run 1:
// std_fp_smult_pipe
module std_fp_smult_pipe #(
    parameter WIDTH = 32,
    parameter INT_WIDTH = 16,
    parameter FRAC_WIDTH = 16
) (
    input  [WIDTH-1:0]              left,
    input  [WIDTH-1:0]              right,
    input  logic                    reset,
    input  logic                    go,
    input  logic                    clk,
    output logic [WIDTH-1:0]        out,
    output logic                    done
);
  std_fp_mult_pipe #(
    .WIDTH(WIDTH),
    .INT_WIDTH(INT_WIDTH),
    .FRAC_WIDTH(FRAC_WIDTH),
    .SIGNED(1)
  ) comp (
    .clk(clk),
    .done(done),
    .reset(reset),
    .go(go),
    .left(left),
    .right(right),
    .out(out)
  );
endmodule
Size in the first run: about 99 flip-flops, about 100 I/O pins, ~34000 um2 of cells after synthesis.
Settings: LEC_CHECK=0, ABC_AREA=1, CAP_MARGIN=20, CELL_PAD_IN_SITES_DETAIL_PLACEMENT=1, CORE_MARGIN=2, CORE_UTILIZATION=53, GPL_ROUTABILITY_DRIVEN=0, MIN_ROUTING_LAYER=met2, PLACE_DENSITY=0.87, SLEW_MARGIN=10; clock period 7.96 ns.
run.sh (not shown) runs the stock make flow with config.mk's settings and CLKGATE_MAP_FILE=.
Status(run 1) = ERROR, stage = global routing (5_1_grt)
Inputs modified between run 1 and run 2:
- CTS_CLUSTER_DIAMETER: unset -> 100
- CAP_MARGIN: 20 -> 40
- CORE_UTILIZATION: 53 -> 72
- SLEW_MARGIN: 10 -> 15
- ABC_AREA: 1 -> unset
- PLACE_DENSITY: 0.87 -> 0.37
- CTS_CLUSTER_SIZE: unset -> 38
- MIN_ROUTING_LAYER: met2 -> unset
- SETUP_SLACK_MARGIN: unset -> 1.03
- CELL_PAD_IN_SITES_DETAIL_PLACEMENT: 1 -> 0
## What came out
- Of run 1 and run 2, only run 2 finishes the flow clean.
- Stage in which a tool error killed run 1: global routing (5_1_grt).
- Core outline area was lower in the run labelled run 2.
- What run 2 reported for placed wire-length estimate has to be multiplied by 2.3 to get the figure for run 1.
- As of run 2, instance area after placement had fallen by a few percent compared to run 1.
- The lower buffers inserted during post-CTS setup optimization of run 2 and run 1 is in run 1.
- Comparing run 2 and run 1, the higher height of the die is on run 1.
- The number of nets produced by synthesis of run 2 falls short of that of run 1 by 984.
- Compared with run 1, run 2 shows a chip area in the Yosys report that is about 6% lower.
- On post-placement cell count: run 2 sits below run 1.
For run 3, these inputs were changed with respect to run 2:
- HOLD_SLACK_MARGIN now -0.02, previously not set
- SETUP_SLACK_MARGIN no longer set, was 1.03
- GPL_TIMING_DRIVEN now 0, previously not set
- CORE_UTILIZATION now 53, was 72
- PLACE_DENSITY now 0.87, was 0.37
- CTS_CLUSTER_DIAMETER now 207, was 100
- ABC_AREA now 1, previously not set
- CAP_MARGIN now 20, was 40
- CTS_CLUSTER_SIZE no longer set, was 38
- MIN_ROUTING_LAYER now met2, previously not set
- CORE_ASPECT_RATIO now 0.67, previously not set
- CELL_PAD_IN_SITES_DETAIL_PLACEMENT now 1, was 0
- SLEW_MARGIN now 10, was 15
- Run status, run 3: aborted in global routing (5_1_grt), error GRT-0116
- Placement-stage cell area was lower in the run labelled run 2.
- Synthesized area divided by synthesized cell count down about 18% in run 3 wrt run 2
- The die footprint of run 3 was inferior to that of run 2.
- Summary of run 3 over run 2: area after synthesis increased by about 6% relative to the old numbers; cell count after synthesis saw an increase.
What run 4 does differently from run 3 at the input level:
- GPL_TIMING_DRIVEN removed (was 0)
- SLEW_MARGIN changed from 10 to 20
- CELL_PAD_IN_SITES_DETAIL_PLACEMENT removed (was 1)
- ABC_AREA removed (was 1)
- CTS_CLUSTER_DIAMETER removed (was 207)
- MIN_ROUTING_LAYER removed (was met2)
- GPL_ROUTABILITY_DRIVEN removed (was 0)
- CORE_ASPECT_RATIO removed (was 0.67)
- CORE_UTILIZATION changed from 53 to 66
- PLACE_DENSITY removed (was 0.87)
- HOLD_SLACK_MARGIN removed (was -0.02)
- the clock period (ns, I/O delays scaled along) changed from 7.96 to 5.11
### Flow results
- Although it ran to completion, run 4 produced a layout that fails the final checks because of negative setup slack.
- From run 3 to run 4 the numbers moved as follows: initial core utilization +13 points, post-cts resize count went down 137, mean post-synth cell area picked up an extra about 22%, placement-stage worst setup slack went down 1140 ps, count of cell types in the netlist went up by about 40%.
- Compared with run 3, run 4 shows core footprint that has gone down by more than 10%.
## Diff of input files: run 5 against run 4
- an added ABC_AREA of 1
- an added CTS_CLUSTER_SIZE of 96
- a change of CORE_UTILIZATION from 66 to 72
- a change of the clock period (ns, I/O delays scaled along) from 5.11 to 2.74
--- outcome ---
Run 5 terminated abnormally: global routing (5_1_grt) reported GRT-0232.
In run 5, simple-gate share of the synthesized area is lower than in run 4.
Taking run 4 as the reference, in run 5 chip height dropped 3.0 um; synthesized area saw an increase; XOR/XNOR share of the synthesized area fell 1.5 points; sequential element share of the synthesized area now sits lower.

* * *

The RTL this note starts from:
==> flow/design.v <==
module std_fp_mult_pipe #(
    parameter WIDTH = 32,
    parameter INT_WIDTH = 16,
    parameter FRAC_WIDTH = 16,
    parameter SIGNED = 0
) (
    input  logic [WIDTH-1:0] left,
    input  logic [WIDTH-1:0] right,
    input  logic             go,
    input  logic             clk,
    input  logic             reset,
    output logic [WIDTH-1:0] out,
    output logic             done
);
  logic [WIDTH-1:0]          rtmp;
  logic [WIDTH-1:0]          ltmp;
  logic [(WIDTH << 1) - 1:0] out_tmp;
  logic done_buf[2:0];
  assign done = done_buf[2];
  assign out = out_tmp[(WIDTH << 1) - INT_WIDTH - 1 : WIDTH - INT_WIDTH];
  logic start;
  assign start = go & done_buf[0] == 0 & done_buf[1] == 0;
  always_ff @(posedge clk) begin
    if (start)
      done_buf[0] <= 1;
    else
      done_buf[0] <= 0;
  end
  always_ff @(posedge clk) begin
    if (go) begin
      done_buf[2] <= done_buf[1];
      done_buf[1] <= done_buf[0];
    end else begin
      done_buf[2] <= 0;
      done_buf[1] <= 0;
    end
  end
  always_ff @(posedge clk) begin
    if (reset) begin
      rtmp <= 0;
      ltmp <= 0;
      out_tmp <= 0;
    end else if (go) begin
      if (SIGNED) begin
        rtmp <= $signed(right);
        ltmp <= $signed(left);
        out_tmp <= $signed(
          { {WIDTH{ltmp[WIDTH-1]}}, ltmp} *
          { {WIDTH{rtmp[WIDTH-1]}}, rtmp}
        );
      end else begin
        rtmp <= right;
        ltmp <= left;
        out_tmp <= ltmp * rtmp;
      end
    end else begin
      rtmp <= 0;
      ltmp <= 0;
      out_tmp <= out_tmp;
    end
  end
endmodule
module std_fp_smult_pipe #(
    parameter WIDTH = 32,
    parameter INT_WIDTH = 16,
    parameter FRAC_WIDTH = 16
) (
    input  [WIDTH-1:0]              left,
    input  [WIDTH-1:0]              right,
    input  logic                    reset,
    input  logic                    go,
    input  logic                    clk,
    output logic [WIDTH-1:0]        out,
    output logic                    done
);
  std_fp_mult_pipe #(
    .WIDTH(WIDTH),
    .INT_WIDTH(INT_WIDTH),
    .FRAC_WIDTH(FRAC_WIDTH),
    .SIGNED(1)
  ) comp (
    .clk(clk),
    .done(done),
    .reset(reset),
    .go(go),
    .left(left),
    .right(right),
    .out(out)
  );
endmodule
==> flow/config.mk <==
export PLATFORM = sky130hd
export DESIGN_NAME = std_fp_smult_pipe
export DESIGN_NICKNAME = std_fp_smult_pipe
export VERILOG_FILES = /design/flow/design.v
export SDC_FILE = /design/flow/constraint.sdc
export NUM_CORES = 4
export LEC_CHECK = 0
export ABC_AREA = 1
export CAP_MARGIN = 20
export CORE_MARGIN = 2
export CORE_UTILIZATION = 68
export CTS_CLUSTER_SIZE = 39
export HOLD_SLACK_MARGIN = 0.3
export SLEW_MARGIN = 20
==> flow/constraint.sdc <==
create_clock -name core_clock -period 5.02 [get_ports {clk}]
set_input_delay 1.0040 -clock core_clock [delete_from_list [all_inputs] [get_ports {clk}]]
set_output_delay 1.0040 -clock core_clock [all_outputs]
set_load 0.01 [all_outputs]
The first run finished but fails on setup timing.
Rerun with:
- ABC_AREA: 1 -> unset
- CTS_CLUSTER_DIAMETER: unset -> 55
- CTS_CLUSTER_SIZE: 39 -> unset
- HOLD_SLACK_MARGIN: 0.3 -> unset
- SETUP_SLACK_MARGIN: unset -> 1.07
- clock period: 5.02 -> 7.5 ns (I/O delays scaled with it)
Outcome:
- With this change the flow finished with timing, DRC and antenna clean
- total power went down by well over a third
- maximum frequency went down by a few percent
- area after synthesis came out lower by a few percent
- core utilization decreases by 5.3 points
- design area goes down by roughly a tenth
- worst hold slack gets worse by 0.017 ns
Rerun with:
- ABC_AREA: unset -> 1
- CAP_MARGIN: 20 -> 0
- CELL_PAD_IN_SITES_GLOBAL_PLACEMENT: unset -> 1
- CORE_UTILIZATION: 68 -> 40
- CTS_CLUSTER_DIAMETER: 55 -> 332
- CTS_CLUSTER_SIZE: unset -> 66
- HOLD_SLACK_MARGIN: unset -> -0.07
- PLACE_DENSITY: unset -> 0.89
- SETUP_SLACK_MARGIN: 1.07 -> unset
- SLEW_MARGIN: 20 -> 0
=> The new run completed with no timing, DRC or antenna violations; power is lower by 16%; cell area is lower by 2.0%; die size is higher by 79%; count of clock-buffer cells in the layout is unchanged; synthesized area is higher by 6.1%; synthesized cell count is higher by 29%; worst setup slack improved by 0.080 ns; hold slack improved by 0.0085 ns; register-to-register slack improved by 0.08 ns; sequential share of layout area is lower by 0.29 points.
Rerun with:
- ABC_AREA: 1 -> unset
- CELL_PAD_IN_SITES_GLOBAL_PLACEMENT: 1 -> unset
- CORE_UTILIZATION: 40 -> 72
- CTS_CLUSTER_DIAMETER: 332 -> unset
- CTS_CLUSTER_SIZE: 66 -> unset
- HOLD_SLACK_MARGIN: -0.07 -> unset
- PLACE_DENSITY: 0.89 -> 0.67
- SETUP_SLACK_MARGIN: unset -> 0.9
- SLEW_MARGIN: 0 -> 20
Maximum frequency went down by 3.5%.
Hold slack got worse by 0.011 ns.
Synthesized cell count went down by 22%.
Power rose by 24%.
Routed wire length went up by 13%.
Combinational power rose by 34%.
Cell area increases by 0.78%.
Cell count drops by 24%.
Flip-flop count does not change.
No activity file was given, so power comes from the tool's default toggle rates.
